==> wip/juniper <==
==> flow/design.v (excerpt) <==
module CLOCK_TOP( 
	   SEG0, SEG1, SEG2, SEG3, SEG4, SEG5, SEG6, SEG7, LED, BUZ_OUT,
	   CLK50M, KEY1, KEY2, KEY3, SW0, SW1, SW2, SW3, SW4, SW5, KNOCK,
	   SENSOR, ROT_A, ROT_B
	   );
   input CLK50M, KEY1, KEY2, KEY3, SW0, SW1, SW2, SW3, SW4, SW5, KNOCK, SENSOR, ROT_A, ROT_B;
   output [6:0] SEG0, SEG1, SEG2, SEG3, SEG4, SEG5, SEG6, SEG7;
   output [17:0] LED;
   output 	 BUZ_OUT;
   wire 	 CLK1K, CLK10K, EN1K, EN10K, CLEAN_KEY1, CLEAN_KEY2, CLEAN_KEY3, CLEAN_SW1, CLEAN_SW2, CLEAN_SW3, CLEAN_SW4, CLEAN_SW5, ALARM, FIRE_ALARM, FIRE_VALID, PWM_ACT, FIRE_BUZ, KNOCK_LED_BUZ;
   wire [7:0] 	 SEC, MIN, HOUR, DAY;
   wire [7:0] 	 SEC_SET, MIN_SET, HOUR_SET, DAY_SET;
   wire [7:0] 	 SW_SEC, SW_MIN, SW_HOUR, SW_DAY;
   assign BUZ_OUT = (FIRE_VALID) ? FIRE_BUZ : KNOCK_LED_BUZ;
   GENCLK1K
     UGENCLK1K
       ( 
	.RSTN				(SW0),
	.CLK1K				(CLK1K),
	.EN1K				(EN1K),
	.CLK50M				(CLK50M));
   GENCLK10K
     UGENCLK10K
       ( 
	.RSTN					(SW0),
	.CLK10K				(CLK10K),
	.EN10K				(EN10K),
	.CLK50M				(CLK50M));
   DEBOUNCE #(.SET(1'b1))
   UDEBOUNCE_KEY1
     ( 
      .KEY_OUT				(CLEAN_KEY1),
      .KEY_IN				(KEY1),
      .RSTN				(SW0),
  ...
==> flow/config.mk <==
export PLATFORM = sky130hd
export DESIGN_NAME = CLOCK_TOP
export DESIGN_NICKNAME = CLOCK_TOP
export VERILOG_FILES = /design/flow/design.v
export SDC_FILE = /design/flow/constraint.sdc
export NUM_CORES = 4
export LEC_CHECK = 0
export ABC_AREA = 1
export CAP_MARGIN = 30
export CORE_ASPECT_RATIO = 1.86
export CORE_MARGIN = 9
export CORE_UTILIZATION = 32
export CTS_CLUSTER_SIZE = 93
export MAX_ROUTING_LAYER = met5
export MIN_ROUTING_LAYER = met1
export SETUP_SLACK_MARGIN = 0.86
export SLEW_MARGIN = 20
export TNS_END_PERCENT = 10
==> flow/constraint.sdc <==
create_clock -name core_clock -period 12.3 [get_ports {CLK50M}]
set_input_delay 2.4600 -clock core_clock [delete_from_list [all_inputs] [get_ports {CLK50M}]]
set_output_delay 2.4600 -clock core_clock [all_outputs]
set_load 0.01 [all_outputs]
run.sh (not shown) runs the stock make flow with config.mk's settings and CLKGATE_MAP_FILE=.
==> wip/pepper (differences from wip/juniper) <==
Settings changed: ABC_AREA 1 to unset, CAP_MARGIN 30 to 20, CORE_ASPECT_RATIO 1.86 to unset, CORE_MARGIN 9 to 2, CORE_UTILIZATION 32 to 30, CTS_CLUSTER_SIZE 93 to unset, MAX_ROUTING_LAYER met5 to unset, MIN_ROUTING_LAYER met1 to unset, SETUP_SLACK_MARGIN 0.86 to unset, TNS_END_PERCENT 10 to unset.
==> flow/constraint.sdc (replaced) <==
create_clock -name core_clock -period 8.31 [get_ports {CLK50M}]
set_input_delay 1.6620 -clock core_clock [delete_from_list [all_inputs] [get_ports {CLK50M}]]
set_output_delay 1.6620 -clock core_clock [all_outputs]
set_load 0.01 [all_outputs]
==> wip/nickel (differences from wip/juniper) <==
Settings changed: ABC_AREA 1 to unset, CAP_MARGIN 30 to 20, CORE_ASPECT_RATIO 1.86 to unset, CORE_MARGIN 9 to 2, CORE_UTILIZATION 32 to 9, CTS_CLUSTER_SIZE 93 to unset, MAX_ROUTING_LAYER met5 to unset, MIN_ROUTING_LAYER met1 to unset, SETUP_SLACK_MARGIN 0.86 to unset, TNS_END_PERCENT 10 to unset.
==> flow/constraint.sdc (replaced) <==
create_clock -name core_clock -period 30.1 [get_ports {CLK50M}]
set_input_delay 6.0200 -clock core_clock [delete_from_list [all_inputs] [get_ports {CLK50M}]]
set_output_delay 6.0200 -clock core_clock [all_outputs]
set_load 0.01 [all_outputs]
==> results <==
- wip/pepper passed the timing, DRC and antenna checks. wip/nickel passed the timing, DRC and antenna checks. wip/juniper finished with timing, DRC and antenna clean.
- Synthesized cell count: wip/juniper is larger than wip/nickel (about 34%).
- Critical path depth: wip/juniper > wip/pepper > wip/nickel.
- First-iteration DRC count: wip/juniper < wip/nickel < wip/pepper.
- Setup slack: wip/nickel > wip/juniper > wip/pepper.
- The lowest sequential power belongs to wip/nickel, the highest to wip/pepper.
- The lowest sequential share of layout area belongs to wip/nickel, the highest to wip/pepper.
- Power, lowest first: wip/nickel, wip/juniper, wip/pepper.
- In sequential cell count, wip/juniper and wip/nickel do not differ.
==> figures <==
Outcome: wip/juniper complete, no violations; wip/pepper complete, no violations; wip/nickel complete, no violations
Post-synthesis instance total: wip/juniper 2,924; wip/pepper 2,186; wip/nickel 2,186
Std-Cell Core Area: wip/juniper 64,400 um2; wip/pepper 63,100 um2; wip/nickel 212,000 um2
Sum of routed wire length over all layers: wip/juniper 56,700 um; wip/pepper 47,700 um; wip/nickel 55,900 um
Number of cells on the critical path: wip/juniper 10; wip/pepper 7; wip/nickel 6
Setup crit end: wip/juniper SEG4[5]; wip/pepper SEG1[0]; wip/nickel SEG4[1]
Clock network power: wip/juniper 1.08 mW; wip/pepper 1.64 mW; wip/nickel 0.454 mW
Net switching component of the power: wip/juniper 0.459 mW; wip/pepper 0.707 mW; wip/nickel 0.204 mW
Via count of the first global-routing pass: wip/juniper 19,400; wip/pepper 15,500; wip/nickel 15,900
Syn_nets: wip/juniper 3,022; wip/pepper 2,284; wip/nickel 2,284
Mux area share: wip/juniper 0%; wip/pepper 5.26%; wip/nickel 5.26%
Unique cell types: wip/juniper 58; wip/pepper 88; wip/nickel 88
Final Skew: wip/juniper 17.6 ps; wip/pepper 23.0 ps; wip/nickel 34.6 ps
Clk pwr share: wip/juniper 50.5%; wip/pepper 51.1%; wip/nickel 51.2%
Highest Signal Layer: wip/juniper met4; wip/pepper met5; wip/nickel met5
Flop share of the area: wip/juniper 33.3%; wip/pepper 35.8%; wip/nickel 32.2%
Largest vdd supply drop: wip/juniper 0.0889 mV; wip/pepper 0.131 mV; wip/nickel 0.0320 mV
Power figures rest on the tool's default switching activity, not on a simulated workload.
